==> yarrow <==
==> flow/design.v <==
module surrounding(CLK,rst,EN,TRIG1,TRIG2,TRIG3,TRIG4,TRIG5,ECHO1,ECHO2,ECHO3,ECHO4,ECHO5,min,distance);
input CLK;                
input rst;                
input EN;                 
output reg [3:0] distance;
output reg TRIG1,TRIG2,TRIG3,TRIG4,TRIG5;          
input ECHO1,ECHO2,ECHO3,ECHO4,ECHO5;               
output reg [3:0] min;    
reg [24:0] count;
reg [24:0] count0,count1,count2,count3,count4,count5;
reg [24:0] countsg;
always @(posedge CLK)
begin
    if(rst)
    begin
        count<=0;
        TRIG1<=0;
        TRIG2<=0;
        TRIG3<=0;
        TRIG4<=0;
        TRIG5<=0;
    end
    else if(EN==1)
	 begin 
	     TRIG1<=0;
		  TRIG2<=0;
		  TRIG3<=0;
		  TRIG4<=0;
		  TRIG5<=0;
	 end
	 else if(EN==0)
	 begin
	     if(count==0|count==1)  
		  begin
		        TRIG1<=1;
		        TRIG2<=1;
		        TRIG3<=1;
		        TRIG4<=1;
		        TRIG5<=1;
				  count<=count+1;
		  end
		  else if(count==5000)         
		  begin 
		        TRIG1<=0;
		        TRIG2<=0;
		        TRIG3<=0;
		        TRIG4<=0;
		        TRIG5<=0;
		        count<=0;
		  end
		  else 
		  begin 
		        TRIG1<=0;
		        TRIG2<=0;
		        TRIG3<=0;
		        TRIG4<=0;
		        TRIG5<=0;
				  count<=count+1;
		  end
	  end
end
always @(posedge CLK)
if(rst)
begin
    count0<=0;
    count1<=0;
    count2<=0;
    count3<=0;
    count4<=0;
    count5<=0;
    min<=0;
    distance<=0;
end
else
begin
    if(count0==5000)
	 begin
	     count0<=0;
	     count1<=0;
		  count2<=0;
		  count3<=0;
		  count4<=0;
		  count5<=0;
		  min<=0;
    end	  
	 else
	 begin
		   count0<=count0+1;
	      if(ECHO1==1)
			begin 
				count1<=count1+1;
			end
			if(ECHO2==1)
			begin 
			count2<=count2+1;
			end
			if(ECHO3==1)
			begin 
			count3<=count3+1;
			end
			if(ECHO4==1)
			begin 
			count4<=count4+1;
			end
			if(ECHO5==1)
			begin 
				count5<=count5+1;
			end
	 end
	 if(ECHO1+ECHO2+ECHO3+ECHO4+ECHO5==4)
	 begin
	     if(count1>58&&count2>58&&count3>58&&count4>58&&count5>58)  
		  begin
		      min<=0;
				distance<=0;
        end
        else if(ECHO1==0)
        begin
            min<=1;
				distance<=count1*10/58;
        end
        else if(ECHO2==0)
        begin
            min<=2;
				distance<=count2*10/58;
        end
        else if(ECHO3==0)
        begin
            min<=3;
            distance<=count3*10/58;
		  end 
        else if(ECHO4==0)
        begin
            min<=4;
				distance<=count4*10/58;
        end
        else if(ECHO5==0)
        begin
            min<=5;
				distance<=count5*10/58;
        end			  
	 end
end
endmodule
module surrounding_driver(CLK,rst,CE20,EN,minsg,SG90);
input EN;                 
input [3:0] minsg;
output reg SG90;    
input CLK;                    
input rst;                    
input CE20;                   
reg [24:0] pwm;
reg [24:0] count;
always @(posedge CLK)
begin
	  if(rst) pwm<=0;
	  else if(CE20)
	  case(minsg)
		  0:begin pwm<=0; end
		  1:begin pwm<=40;  end
		  2:begin pwm<=60; end
		  3:begin pwm<=80; end
		  4:begin pwm<=100;end
		  5:begin pwm<=120; end
		  default: pwm<=0; 
	  endcase
end
always @(posedge CLK)
begin
     if(rst)
	  begin
	       count<=0;
	       SG90<=0;
	  end
     else if(count==1000)
	  begin
	       count<=0;
	  end
	  else if(count<pwm) 
	       begin 
			     SG90<=1;
				  count<=count+1;
			 end
	  else
	       begin
			     SG90<=0;
				  count<=count+1;
			 end
end
endmodule
module display_dis(clk,rst,distance,dig,seg);
input clk;
input rst;
input [3:0]distance;
output reg[3:0]dig;
output reg[6:0]seg;
reg[3:0]data1,data2;
reg[3:0]data;
reg q;
always@(posedge clk)
if(rst)
begin
data1<=0;data2<=0;
end
else
begin
data1<=distance%10;
data2<=distance/10;
end
always @(posedge clk)
if(rst)
begin
	q<=0;dig<=0;data<=0;
end
else
begin
	q<=q+1;
	case(q)
	1'd0 : begin dig<=4'b0001; data<=data1; end
	1'd1 : begin dig<=4'b0010; data<=data2; end
	endcase
end
always @(data)
begin 
	case(data)
   4'd0 : seg=7'b1111110;
   4'd1 : seg=7'b0110000;
   4'd2 : seg=7'b1101101;
   4'd3 : seg=7'b1111001;
   4'd4 : seg=7'b0110011;
   4'd5 : seg=7'b1011011;
   4'd6 : seg=7'b1011111;
   4'd7 : seg=7'b1110000;
   4'd8 : seg=7'b1111111;
   4'd9 : seg=7'b1111011;
   default : seg=7'b1111110;
   endcase
end
endmodule
module sur(
    input        CLK,
    input        rst,
    input        EN_sur,
    input        ECHO1,
    input        ECHO2,
    input        ECHO3,
    input        ECHO4,
    input        ECHO5,
    output       TRIG1,
    output       TRIG2,
    output       TRIG3,
    output       TRIG4,
    output       TRIG5,
    output       SG90,
    output [3:0] dig,
    output [6:0] seg,
    output [3:0] dis
);
wire [3:0] min;
wire [3:0] distance;
reg [24:0] count2;
reg        CLK2;
wire       CE20 = (count2 == 2000) && !CLK2;
always @(posedge CLK)
begin
    if (rst)
    begin
        count2 <= 0;
        CLK2   <= 0;
    end
    else if (count2 == 2000)
    begin
        count2 <= 0;
        CLK2   <= ~CLK2;
    end
    else
        count2 <= count2 + 1;
end
surrounding inst4(
    .CLK(CLK), .rst(rst), .EN(EN_sur),
    .TRIG1(TRIG1), .TRIG2(TRIG2), .TRIG3(TRIG3), .TRIG4(TRIG4), .TRIG5(TRIG5),
    .ECHO1(ECHO1), .ECHO2(ECHO2), .ECHO3(ECHO3), .ECHO4(ECHO4), .ECHO5(ECHO5),
    .min(min), .distance(distance)
);
surrounding_driver inst1(
    .CLK(CLK), .rst(rst), .CE20(CE20), .EN(EN_sur), .minsg(min), .SG90(SG90)
);
display_dis inst(
    .clk(CLK), .rst(rst), .distance(distance), .dig(dig), .seg(seg)
);
assign dis = distance;
endmodule
==> flow/run.sh <==
#!/bin/bash
# the make line also repeats each setting of config.mk as NAME=value (left out here)
make -C /OpenROAD-flow-scripts/flow DESIGN_CONFIG=/design/flow/config.mk WORK_HOME=/design/flow/orfs CLKGATE_MAP_FILE= finish
==> flow/config.mk <==
export PLATFORM = sky130hd
export DESIGN_NAME = sur
export DESIGN_NICKNAME = sur
export VERILOG_FILES = /design/flow/design.v
export SDC_FILE = /design/flow/constraint.sdc
export NUM_CORES = 4
export LEC_CHECK = 0
export ABC_AREA = 1
export CAP_MARGIN = 20
export CORE_ASPECT_RATIO = 1.78
export CORE_MARGIN = 2
export CORE_UTILIZATION = 71
export PLACE_DENSITY = 0.36
export SETUP_SLACK_MARGIN = 1.52
export SLEW_MARGIN = 20
==> flow/constraint.sdc <==
create_clock -name core_clock -period 12.7 [get_ports {CLK}]
set_input_delay 2.5400 -clock core_clock [delete_from_list [all_inputs] [get_ports {CLK}]]
set_output_delay 2.5400 -clock core_clock [all_outputs]
set_load 0.01 [all_outputs]
==> sierra: changes against yarrow <==
CAP_MARGIN = 10   (was 20)
CORE_ASPECT_RATIO = not set   (was 1.78)
CORE_UTILIZATION = 40   (was 71)
CTS_CLUSTER_DIAMETER = 118   (was not set)
CTS_CLUSTER_SIZE = 13   (was not set)
GPL_TIMING_DRIVEN = 0   (was not set)
MAX_ROUTING_LAYER = met4   (was not set)
PLACE_DENSITY = not set   (was 0.36)
SETUP_SLACK_MARGIN = not set   (was 1.52)
SLEW_MARGIN = 40   (was 20)
TNS_END_PERCENT = 10   (was not set)
==> flow/constraint.sdc (replaced) <==
create_clock -name core_clock -period 21.0 [get_ports {CLK}]
set_input_delay 4.2000 -clock core_clock [delete_from_list [all_inputs] [get_ports {CLK}]]
set_output_delay 4.2000 -clock core_clock [all_outputs]
set_load 0.01 [all_outputs]
==> juniper: changes against yarrow <==
ABC_AREA = not set   (was 1)
CORE_ASPECT_RATIO = not set   (was 1.78)
CORE_UTILIZATION = 40   (was 71)
PLACE_DENSITY = not set   (was 0.36)
SETUP_SLACK_MARGIN = not set   (was 1.52)
==> flow/constraint.sdc (replaced) <==
create_clock -name core_clock -period 12.4 [get_ports {CLK}]
set_input_delay 2.4800 -clock core_clock [delete_from_list [all_inputs] [get_ports {CLK}]]
set_output_delay 2.4800 -clock core_clock [all_outputs]
set_load 0.01 [all_outputs]
==> garnet: changes against yarrow <==
ABC_AREA = 0   (was 1)
CORE_ASPECT_RATIO = 0.94   (was 1.78)
CORE_UTILIZATION = 26   (was 71)
CTS_CLUSTER_DIAMETER = 103   (was not set)
CTS_CLUSTER_SIZE = 40   (was not set)
GPL_TIMING_DRIVEN = 1   (was not set)
HOLD_SLACK_MARGIN = 0.04   (was not set)
MAX_ROUTING_LAYER = met4   (was not set)
PLACE_DENSITY = not set   (was 0.36)
PLACE_DENSITY_LB_ADDON = 0.14   (was not set)
SETUP_SLACK_MARGIN = -0.86   (was 1.52)
TNS_END_PERCENT = 30   (was not set)
==> flow/constraint.sdc (replaced) <==
create_clock -name core_clock -period 32.7 [get_ports {CLK}]
set_input_delay 6.5400 -clock core_clock [delete_from_list [all_inputs] [get_ports {CLK}]]
set_output_delay 6.5400 -clock core_clock [all_outputs]
set_load 0.01 [all_outputs]
==> flow_metrics.rpt <==
RUN METRICS
----------------------------------------------------
[Logic synthesis]
  Number of cells in the yosys synthesis report ........................ 3968
  Area share of the largest cell type after synthesis ........................ 20.3%
  Multiplexer share of the synthesized area ........................ 0%
  Top post-synthesis cells by area ........................ dfxtp_1 (20%), nand2_1 (14%), ha_1 (13%), inv_1 (7.9%), nor2_1 (5.8%)
  Most common cell in the synthesized netlist ........................ nand2_1
  Ao+oa area frac ........................ 13.6%
  Synth Cell Area ........................ 25200 um2

[Floorplanning]
  Core Density at Floorplan ........................ 71.5%
  Total Die Area ........................ 37100 um2
  Rows ........................ 92

[Global routing]
  Met2 usage in global routing ........................ 91.3%
  Met3 usage ........................ 42.0%
  Total global routing overflow ........................ 6

[Clocking]
  Post-CTS setup-driven buffer insertion count ........................ 45

[Status]
  Step where the flow halted ........................ global routing
  First logged error message ........................ [ERROR GRT-0232] Routing congestion too high. Check the congestion heatmap in the GUI.
  Outcome ........................ did not finish

[Placed design]
  Placed instance count ........................ 4519

----------------------------------------------------
That was yarrow.
==> flow_metrics.rpt <==
PHYSICAL IMPLEMENTATION REPORT
----------------------------------------------------
[Status]
  Outcome ........................ finished clean

[Logic synthesis]
  Most common cell in the synthesized netlist ........................ nor2_1
  Number of cells in the yosys synthesis report ........................ 3396
  Multiplexer share of the synthesized area ........................ 2.31%
  Synth Cell Area ........................ 26400 um2
  Area share of the largest cell type after synthesis ........................ 19.4%
  Ao+oa area frac ........................ 26.4%

[Global routing]
  Total global routing overflow ........................ 0
  Met2 usage in global routing ........................ 23.5%
  Met3 usage ........................ 1.56%

[Drt]
  Number of vias after detailed routing ........................ 24392

[Floorplanning]
  Total Die Area ........................ 104000 um2
  Core Density at Floorplan ........................ 26.2%
  Rows ........................ 113

[Clocking]
  Post-CTS setup-driven buffer insertion count ........................ 0
  CTS tree ........................ yes

----------------------------------------------------
That was garnet.
==> flow_metrics.rpt <==
PHYSICAL IMPLEMENTATION REPORT
----------------------------------------------------
[Logic synthesis]
  Synth Cell Area ........................ 25200 um2
  Multiplexer share of the synthesized area ........................ 0%
  Most common cell in the synthesized netlist ........................ nand2_1
  Top post-synthesis cells by area ........................ dfxtp_1 (20%), nand2_1 (14%), ha_1 (13%), inv_1 (7.9%), nor2_1 (5.8%)
  Area share of the largest cell type after synthesis ........................ 20.3%
  Number of cells in the yosys synthesis report ........................ 3968
  Ao+oa area frac ........................ 13.6%

[Critical path]
  Buffers & Inverters on Critical Path ........................ 13

[Global routing]
  Total global routing overflow ........................ 0
  Met2 usage in global routing ........................ 36.8%
  Met3 usage ........................ 2.31%

[Floorplanning]
  Rows ........................ 92
  Core Density at Floorplan ........................ 40.2%
  Total Die Area ........................ 65000 um2

[Status]
  Outcome ........................ finished clean

[Final timing]
  Slew @ Worst Pin ........................ 0.863 ns

[Placed design]
  Placed instance count ........................ 4841

[Drt]
  1st-pass router iterations ........................ 6

----------------------------------------------------
That was sierra.
==> flow_metrics.rpt <==
PHYSICAL IMPLEMENTATION REPORT
----------------------------------------------------
[Logic synthesis]
  Number of cells in the yosys synthesis report ........................ 3396
  Ao+oa area frac ........................ 26.4%
  Synth Cell Area ........................ 26400 um2
  Top post-synthesis cells by area ........................ dfxtp_1 (19%), ha_1 (12%), nor2_1 (5.7%), xor2_1 (5.3%), a21oi_1 (4.4%)
  Most common cell in the synthesized netlist ........................ nor2_1
  Area share of the largest cell type after synthesis ........................ 19.4%

[Global routing]
  Total global routing overflow ........................ 0
  Met2 usage in global routing ........................ 40.0%

[Placed design]
  Placed instance count ........................ 5015

[Floorplanning]
  Core Density at Floorplan ........................ 40.3%

[Clocking]
  Post-CTS setup-driven buffer insertion count ........................ 42

[Status]
  Outcome ........................ failed layout checks
  Failing Checks ........................ negative setup slack

[Final timing]
  PnR worst setup slack ........................ -3.05 ns
  Finish-stage setup viols ........................ 4

----------------------------------------------------
That was juniper.
